// catTrap
module catTrap(Clk, Reset, Down_b, hCount, vCount, rgb, bright, Block_col, Block_row);
clock: 5.05 ns
lec_check: 0
abc_area: 1
cap_margin: 0
cell_pad_in_sites_detail_placement: 0
core_margin: 2
core_utilization: 72
cts_cluster_diameter: 67
cts_cluster_size: 86
hold_slack_margin: 0.07
min_routing_layer: met1
place_density_lb_addon: 0.3
slew_margin: 20
run.sh (not shown) runs the stock make flow with config.mk's settings and CLKGATE_MAP_FILE=.
The starting point stopped in clock tree synthesis (4_1_cts) with DPL-0038.
==> next run, changes <==
- ABC_AREA: 1 -> default
- CAP_MARGIN: 0 -> 40
- CORE_UTILIZATION: 72 -> 39
- CTS_CLUSTER_SIZE: 86 -> 37
- PLACE_DENSITY_LB_ADDON: 0.3 -> 0.04
- clock period: 5.05 -> 6.8 ns (I/O delays scaled with it)
With this change the flow completed, yet does not pass: negative setup slack.
Synthesized area falls by about 4.4%.
Synthesized cell count drops by 22%.
Die size grows by about 70%.

---

## the baseline
Starting RTL as in the previous note.
Settings: LEC_CHECK=0, ABC_AREA=1, CAP_MARGIN=20, CORE_ASPECT_RATIO=1.88, CORE_MARGIN=8, CORE_UTILIZATION=61, CTS_CLUSTER_DIAMETER=296, CTS_CLUSTER_SIZE=64, GPL_TIMING_DRIVEN=0, PLACE_DENSITY=0.45, SLEW_MARGIN=15, TNS_END_PERCENT=95; clock period 14.7 ns.
The baseline did not make it past 5_1_grt, where a tool error ended it.
Setup changes, the baseline to the candidate
Settings: CORE_UTILIZATION changed from 61 to 26; CTS_CLUSTER_SIZE removed (was 64); GPL_TIMING_DRIVEN removed (was 0); CORE_MARGIN changed from 8 to 2; CORE_ASPECT_RATIO changed from 1.88 to 1.3; PLACE_DENSITY removed (was 0.45); TNS_END_PERCENT removed (was 95); the clock period (ns, I/O delays scaled along) changed from 14.7 to 10.0.
## What came out
The candidate went all the way through the flow, and no timing, DRC or antenna check failed. Delta (the candidate minus the baseline): die area now larger; core area now larger. Compared with the baseline, post-detailed-placement cell area in the candidate increased by a few percent. Floorplan-stage core utilization ends up lower on the candidate. The final reports for the candidate and the baseline show number of cells upsized or downsized after cts higher in the former.

---

Setup of run A:
catTrap again, from the RTL that the note above started with.
Settings: LEC_CHECK=0, CAP_MARGIN=40, CELL_PAD_IN_SITES_DETAIL_PLACEMENT=0, CORE_MARGIN=2, CORE_UTILIZATION=52, CTS_CLUSTER_DIAMETER=67, CTS_CLUSTER_SIZE=37, HOLD_SLACK_MARGIN=0.07, MIN_ROUTING_LAYER=met1, SLEW_MARGIN=20, TNS_END_PERCENT=5; clock period 6.8 ns.
In run A the implementation completed, yet the final layout does not meet the checks, the culprit being setup timing.
diff inputs: run A => run B
# run A
export LEC_CHECK = 0
export CAP_MARGIN = 40
export CELL_PAD_IN_SITES_DETAIL_PLACEMENT = 0
export CORE_MARGIN = 2
export CORE_UTILIZATION = 52
export CTS_CLUSTER_DIAMETER = 67
export CTS_CLUSTER_SIZE = 37
export HOLD_SLACK_MARGIN = 0.07
export MIN_ROUTING_LAYER = met1
export SLEW_MARGIN = 20
export TNS_END_PERCENT = 5
create_clock -name core_clock -period 6.8 [get_ports {Clk}]
# run B
export LEC_CHECK = 0
export CAP_MARGIN = 40
export CELL_PAD_IN_SITES_DETAIL_PLACEMENT = 0
export CORE_MARGIN = 2
export CORE_UTILIZATION = 60
export CTS_CLUSTER_DIAMETER = 216
export CTS_CLUSTER_SIZE = 37
export HOLD_SLACK_MARGIN = -0.09
export MIN_ROUTING_LAYER = met1
export SLEW_MARGIN = 20
export TNS_END_PERCENT = 5
create_clock -name core_clock -period 6.8 [get_ports {Clk}]
Results
Reported for run A and run B, cell count listed in synth_stat.txt turned out identical to the last digit. The standard cell core area number comes out lower for run B vs run A. As far as cell count after synthesis goes, run A and run B are indistinguishable; the numbers are identical. Run B ends up with a placer's final routability congestion estimate that is 6.5% higher than in run A. Run A: complete, dirty (setup timing). global routing: run B exited with error. Compared with run A, in run B die extent in y lost about 7%, horizontal die dimension now sits lower.
[inputs] run C vs run B
# run B
export LEC_CHECK = 0
export CAP_MARGIN = 40
export CELL_PAD_IN_SITES_DETAIL_PLACEMENT = 0
export CORE_MARGIN = 2
export CORE_UTILIZATION = 60
export CTS_CLUSTER_DIAMETER = 216
export CTS_CLUSTER_SIZE = 37
export HOLD_SLACK_MARGIN = -0.09
export MIN_ROUTING_LAYER = met1
export SLEW_MARGIN = 20
export TNS_END_PERCENT = 5
create_clock -name core_clock -period 6.8 [get_ports {Clk}]
# run C
export LEC_CHECK = 0
export ABC_AREA = 1
export CAP_MARGIN = 40
export CELL_PAD_IN_SITES_DETAIL_PLACEMENT = 0
export CORE_MARGIN = 2
export CORE_UTILIZATION = 39
export CTS_CLUSTER_DIAMETER = 67
export CTS_CLUSTER_SIZE = 37
export HOLD_SLACK_MARGIN = 0.07
export MIN_ROUTING_LAYER = met1
export PLACE_DENSITY_LB_ADDON = 0.04
export SLEW_MARGIN = 20
create_clock -name core_clock -period 6.8 [get_ports {Clk}]
## What came out
- [flow] run C | stages: complete | final checks: fail | reason: setup timing
- Per the comparison of run C with run B, sequential area share after synthesis went down by 0.64 points; die boundary width higher; die area went up; synthesized instance count picked up an extra 728.
- Between run C and run B, post-synthesis chip area from yosys is lower for run B, run C comes in above that.
--- input diff run C..run D ---
# run C
export LEC_CHECK = 0
export ABC_AREA = 1
export CAP_MARGIN = 40
export CELL_PAD_IN_SITES_DETAIL_PLACEMENT = 0
export CORE_MARGIN = 2
export CORE_UTILIZATION = 39
export CTS_CLUSTER_DIAMETER = 67
export CTS_CLUSTER_SIZE = 37
export HOLD_SLACK_MARGIN = 0.07
export MIN_ROUTING_LAYER = met1
export PLACE_DENSITY_LB_ADDON = 0.04
export SLEW_MARGIN = 20
create_clock -name core_clock -period 6.8 [get_ports {Clk}]
# run D
export LEC_CHECK = 0
export CAP_MARGIN = 40
export CELL_PAD_IN_SITES_DETAIL_PLACEMENT = 0
export CORE_MARGIN = 2
export CORE_UTILIZATION = 40
export CTS_CLUSTER_DIAMETER = 365
export CTS_CLUSTER_SIZE = 94
export HOLD_SLACK_MARGIN = 0.07
export MIN_ROUTING_LAYER = met1
export PLACE_DENSITY_LB_ADDON = 0.04
export SETUP_SLACK_MARGIN = 1.95
export SLEW_MARGIN = 20
create_clock -name core_clock -period 6.8 [get_ports {Clk}]
Cell area delta (run D − run C): favourable
The launching instance or port of the critical path comes out Block_row[4] in one run and vCount[4] in the other, namely in run D and run C respectively.
Run D vs run C — shortest clock period the worst path allows after layout dropped 1.22 ns.
Compared with run C, in run D instance tally after logic synthesis decreased 22%; number of ordinary inverters in the final layout decreased about 90%.
[run D vs run C] met2 wire length: higher in run D
To summarise run D: no stage aborted, but the layout did not pass its checks, failing on setup timing.
What run C reported for total wire length has to be multiplied by 1.05 to get the figure for run D.
Between run C and run D, the flow reports count of multi-input gates decreasing by more than 10%.
Delta (run D minus run C): final critical-path share of the clock period moved down; fmax moved up; fraction of area in multi-input gates moved up.

---

## the reference run
catTrap again, from the RTL that the note above started with.
clock: 7.06 ns
lec_check: 0
cap_margin: 40
cell_pad_in_sites_detail_placement: 0
core_margin: 2
core_utilization: 66
cts_cluster_diameter: 214
cts_cluster_size: 37
hold_slack_margin: 0.07
min_routing_layer: met1
slew_margin: 20
tns_end_percent: 5
The reference run never completed, since it errored out during 5_1_grt.
For the trial run, these inputs were changed with respect to the reference run:
==> flow/config.mk <==
export PLATFORM = sky130hd
export DESIGN_NAME = catTrap
export DESIGN_NICKNAME = catTrap
export VERILOG_FILES = /design/flow/design.v
export SDC_FILE = /design/flow/constraint.sdc
export NUM_CORES = 4
export LEC_CHECK = 0
export CAP_MARGIN = 20
export CORE_MARGIN = 2
export CORE_UTILIZATION = 28
export SLEW_MARGIN = 20
==> flow/constraint.sdc <==
create_clock -name core_clock -period 9.63 [get_ports {Clk}]
set_input_delay 1.9260 -clock core_clock [delete_from_list [all_inputs] [get_ports {Clk}]]
set_output_delay 1.9260 -clock core_clock [all_outputs]
set_load 0.01 [all_outputs]
--- outcome ---
Both conditions hold for the trial run: the flow ran to the end and the final layout passed the timing, design-rule and antenna checks. The trial run vs the reference run — final RePlAce weighted congestion dropped by more than 10%. Number of setup buffers added after CTS was higher in the reference run than in the trial run. Between the reference run and the trial run, the flow reports floorplan die height increasing by more than half. Taking the reference run as the reference, in the trial run overall die area grew by 0.035 mm^2; horizontal die size now larger. The placement-stage worst setup slack of the trial run was superior to that of the reference run. What the reference run reported for total instance count after detailed placement has to be multiplied by 1.08 to get the figure for the trial run. Compared with the reference run, the trial run shows number of placement rows higher by 53%. Relative to the reference run, floorplan-stage core utilization decreased by 38 points in the trial run.

---

== exp/delta ==
catTrap again, from the RTL that the note above started with.
## catTrap
module catTrap(Clk, Reset, Down_b, hCount, vCount, rgb, bright, Block_col, Block_row);
Settings: LEC_CHECK=0, CAP_MARGIN=0, CELL_PAD_IN_SITES_GLOBAL_PLACEMENT=2, CORE_ASPECT_RATIO=0.64, CORE_MARGIN=2, CORE_UTILIZATION=65, CTS_CLUSTER_SIZE=98, GPL_ROUTABILITY_DRIVEN=0, MAX_ROUTING_LAYER=met4, SETUP_SLACK_MARGIN=1.14, SLEW_MARGIN=20, TNS_END_PERCENT=90; clock period 10.0 ns.
exp/delta: GPL-0301 in global placement without I/O -> run aborted
Edits applied to the flow inputs when going from exp/delta to exp/sierra:
==> flow/config.mk <==
export PLATFORM = sky130hd
export DESIGN_NAME = catTrap
export DESIGN_NICKNAME = catTrap
export VERILOG_FILES = /design/flow/design.v
export SDC_FILE = /design/flow/constraint.sdc
export NUM_CORES = 4
export LEC_CHECK = 0
export CAP_MARGIN = 20
export CORE_ASPECT_RATIO = 1.3
export CORE_MARGIN = 2
export CORE_UTILIZATION = 59
export CTS_CLUSTER_DIAMETER = 296
export SLEW_MARGIN = 15
### Flow results
Status: exp/sierra FAILED at global routing (tool error)
exp/sierra -> exp/delta: number of library cell types mapped by synthesis delta 0, exact match
exp/sierra -> exp/delta: synthesized instance count flat
Area fraction in full adders, half adders and majority gates: exp/delta vs exp/sierra identical
For post-synthesis net count, exp/sierra and exp/delta come out practically identical.
Number of rows in the core area, exp/sierra and exp/delta, higher one = exp/sierra.
Diff exp/delta -> exp/sierra: horizontal die dimension down about 26%; effective utilization at floorplan down 7.2 points; number of enable-type register cells in the synthesized netlist flat; die size up 9.8%; vertical die dimension up 63 um.
As of exp/sierra, area of the core region had risen by more than 10% compared to exp/delta.
Changes in exp/cedar relative to exp/sierra:
-- flow/config.mk --
<<< exp/sierra, line 8
export CAP_MARGIN = 20
export CORE_ASPECT_RATIO = 1.3
>>> exp/cedar, line 8
export CAP_MARGIN = 0
export CELL_PAD_IN_SITES_GLOBAL_PLACEMENT = 2
<<< exp/sierra, line 11
export CORE_UTILIZATION = 59
export CTS_CLUSTER_DIAMETER = 296
export SLEW_MARGIN = 15
>>> exp/cedar, line 11
export CORE_UTILIZATION = 30
export CTS_CLUSTER_SIZE = 15
export SLEW_MARGIN = 20
export TNS_END_PERCENT = 90
Findings:
exp/cedar was carried through to the last stage, and its layout satisfied the timing, design-rule and antenna checks.
The xor-xnor portion of the synthesized cell area on exp/sierra is in line with that on exp/cedar.
Changes observed in exp/cedar relative to exp/sierra: horizontal extent of the die increased 58%, row count increased about 23%, effective utilization at floorplan decreased 29 points, post-synthesis register bit count essentially unchanged.
Diff exp/cedar..exp/sierra | cell area after synthesis | unchanged
Diff exp/sierra..exp/cedar | number of instances in the synthesized netlist | negligible
exp/sierra -> exp/cedar: die size increased by more than half
exp/cedar vs exp/sierra: placeable core region up in exp/cedar
Reported for exp/cedar and exp/sierra, number of distinct library cells after synthesis turned out identical to the last digit.
Modified inputs, exp/maple compared to exp/cedar
==> flow/config.mk <==
export PLATFORM = sky130hd
export DESIGN_NAME = catTrap
export DESIGN_NICKNAME = catTrap
export VERILOG_FILES = /design/flow/design.v
export SDC_FILE = /design/flow/constraint.sdc
export NUM_CORES = 4
export LEC_CHECK = 0
export CAP_MARGIN = 20
export CORE_MARGIN = 2
export CORE_UTILIZATION = 51
export CTS_CLUSTER_SIZE = 99
export SLEW_MARGIN = 20
==> flow/constraint.sdc <==
create_clock -name core_clock -period 7.01 [get_ports {Clk}]
set_input_delay 1.4020 -clock core_clock [delete_from_list [all_inputs] [get_ports {Clk}]]
set_output_delay 1.4020 -clock core_clock [all_outputs]
set_load 0.01 [all_outputs]
[summary]
First-pass GRT wire length went down by a few percent going from exp/cedar to exp/maple.
Row height of the die: exp/maple lower / exp/cedar higher
Final worst-path cycle share sits higher in exp/maple than in exp/cedar.
exp/maple packs its core more tightly than exp/cedar.
In exp/maple relative to exp/cedar, placer congestion estimate had gone up by more than 10%.
exp/maple completed end to end; final checks failed (setup timing).

---

Setup of build 30:
Starting RTL as in the previous note.
clock: 5.57 ns
lec_check: 0
abc_area: 1
cap_margin: 20
core_aspect_ratio: 0.5
core_margin: 2
core_utilization: 72
cts_cluster_diameter: 262
cts_cluster_size: 98
place_density: 0.39
setup_slack_margin: 1.64
slew_margin: 20
tns_end_percent: 10
Build 30 did not finish: a tool error stopped it during global routing.
The inputs of build 20 differ from those of build 30 as listed below.
Settings: a change of TNS_END_PERCENT from 10 to 5; a deleted CORE_ASPECT_RATIO that had been 0.5; a deleted CTS_CLUSTER_DIAMETER that had been 262; a deleted PLACE_DENSITY that had been 0.39; a deleted CTS_CLUSTER_SIZE that had been 98; a deleted SETUP_SLACK_MARGIN that had been 1.64; a change of CORE_UTILIZATION from 72 to 66; a change of the clock period (ns, I/O delays scaled along) from 5.57 to 4.13.
--- outcome ---
For build 20, the flow was terminated by a tool error in global routing and produced no final design. Number of instances resized during post-cts repair (lower): build 30. From build 20 to build 30, chip area in the Yosys report did not move at all. Going from build 30 to build 20, post-detailed-placement cell area grew by a few percent. Per the comparison of build 20 with build 30, number of setup buffers added after CTS now larger, die outline area went up by about 9%. Comparing build 20 against build 30, there is no change at all in complex-gate fraction of the synthesized area. Number of clock sinks came out exactly the same in build 20 and build 30. Lower die extent in x goes to build 20 over build 30. From build 30 to build 20, I/O pin total did not move at all. Detailed placer's ending HPWL for build 20: 1.8% up relative to build 30.
For build 93, these inputs were changed with respect to build 20:
Settings: TNS_END_PERCENT removed (was 5); ABC_AREA removed (was 1); CORE_UTILIZATION changed from 66 to 30; the clock period (ns, I/O delays scaled along) changed from 4.13 to 9.63.
==> comparison <==
Looking at the logs for build 20 and build 93, the single run that did not finish was build 20.
Post-synth area from yosys stat on build 93 is down relative to build 20.
In the tables for build 20 and build 93, area after synthesis reads higher with build 20.
Area of the die (lower): build 20
Build 20 -> build 93: synthesized net count decreased by more than 10%
Going from build 20 to build 93, average cell area after synthesis grows by about 23%.
Diff build 20 -> build 93 | die width | up by more than a quarter
Setup changes, build 93 to build 66
Settings: CORE_UTILIZATION changed from 30 to 68; CTS_CLUSTER_SIZE newly set to 98; CTS_CLUSTER_DIAMETER newly set to 262; TNS_END_PERCENT newly set to 10; PLACE_DENSITY newly set to 0.39; the clock period (ns, I/O delays scaled along) changed from 9.63 to 5.57.
Results
Of build 93 and build 66, only build 66 never reached the final stage.
Build 66 did not make it past global routing, where a tool error ended it.
Per the comparison of build 66 with build 93, TritonCTS buffer count barely changed; die area dropped 55%; area of the core region dropped about 56%; die outline height dropped 79 um.
The total cell area at the placement stage in build 66 was higher than what build 93 gave.

---

Starting RTL as in the previous note.
// catTrap
module catTrap(Clk, Reset, Down_b, hCount, vCount, rgb, bright, Block_col, Block_row);
Settings: LEC_CHECK=0, ABC_AREA=1, CAP_MARGIN=20, CORE_MARGIN=2, CORE_UTILIZATION=34, CTS_CLUSTER_DIAMETER=156, CTS_CLUSTER_SIZE=90, SLEW_MARGIN=20; clock period 10.0 ns.
The baseline completed without violations.
Rerun with:
ABC_AREA = not set   (was 1)
CAP_MARGIN = 0   (was 20)
CELL_PAD_IN_SITES_GLOBAL_PLACEMENT = 2   (was not set)
CORE_UTILIZATION = 65   (was 34)
CTS_CLUSTER_DIAMETER = not set   (was 156)
CTS_CLUSTER_SIZE = 98   (was 90)
GPL_ROUTABILITY_DRIVEN = 1   (was not set)
SETUP_SLACK_MARGIN = 1.14   (was not set)
TNS_END_PERCENT = 90   (was not set)
After rerunning: Now the flow stopped in global placement without I/O; area after synthesis fell by a few percent; die size fell by well over a third; synthesized cell count fell by about a fifth.
Rerun with:
ABC_AREA = 1   (was not set)
CAP_MARGIN = 20   (was 0)
CELL_PAD_IN_SITES_GLOBAL_PLACEMENT = not set   (was 2)
CORE_UTILIZATION = 72   (was 65)
CTS_CLUSTER_SIZE = not set   (was 98)
GPL_ROUTABILITY_DRIVEN = not set   (was 1)
SETUP_SLACK_MARGIN = not set   (was 1.14)
TNS_END_PERCENT = 100   (was 90)
clock period = 6.2 ns   (was 10.0 ns; I/O delays follow)
- Now the flow failed in clock tree synthesis on DPL-0038
- die area came out lower by 5.4%
- area after synthesis came out higher by 4.6%
- synthesized cell count rose by 29%
Rerun with:
CORE_ASPECT_RATIO = 0.5   (was not set)
CTS_CLUSTER_DIAMETER = 262   (was not set)
CTS_CLUSTER_SIZE = 98   (was not set)
PLACE_DENSITY = 0.39   (was not set)
TNS_END_PERCENT = 10   (was 100)
clock period = 5.57 ns   (was 6.2 ns; I/O delays follow)
Outcome: Now the flow ended with an error in global routing. Die size is higher by about 0.3%. Area after synthesis is unchanged. Synthesized cell count stays the same.
Rerun with:
ABC_AREA = not set   (was 1)
CORE_ASPECT_RATIO = not set   (was 0.5)
CORE_UTILIZATION = 30   (was 72)
CTS_CLUSTER_DIAMETER = not set   (was 262)
CTS_CLUSTER_SIZE = not set   (was 98)
PLACE_DENSITY = not set   (was 0.39)
TNS_END_PERCENT = not set   (was 10)
clock period = 10.0 ns   (was 5.57 ns; I/O delays follow)
After rerunning:
- This time the run went through all stages and came out clean
- die size grows by 120%
- synthesized cell count shrinks by 22%
- synthesized area shrinks by 4.4%
Rerun with:
ABC_AREA = 1   (was not set)
CORE_UTILIZATION = 54   (was 30)
clock period = 6.97 ns   (was 10.0 ns; I/O delays follow)
This time the run ended with an error in global routing.
Synthesized cell count climbs by 29%.
Area after synthesis climbs by about 4.6%.
Die area drops by about 40%.
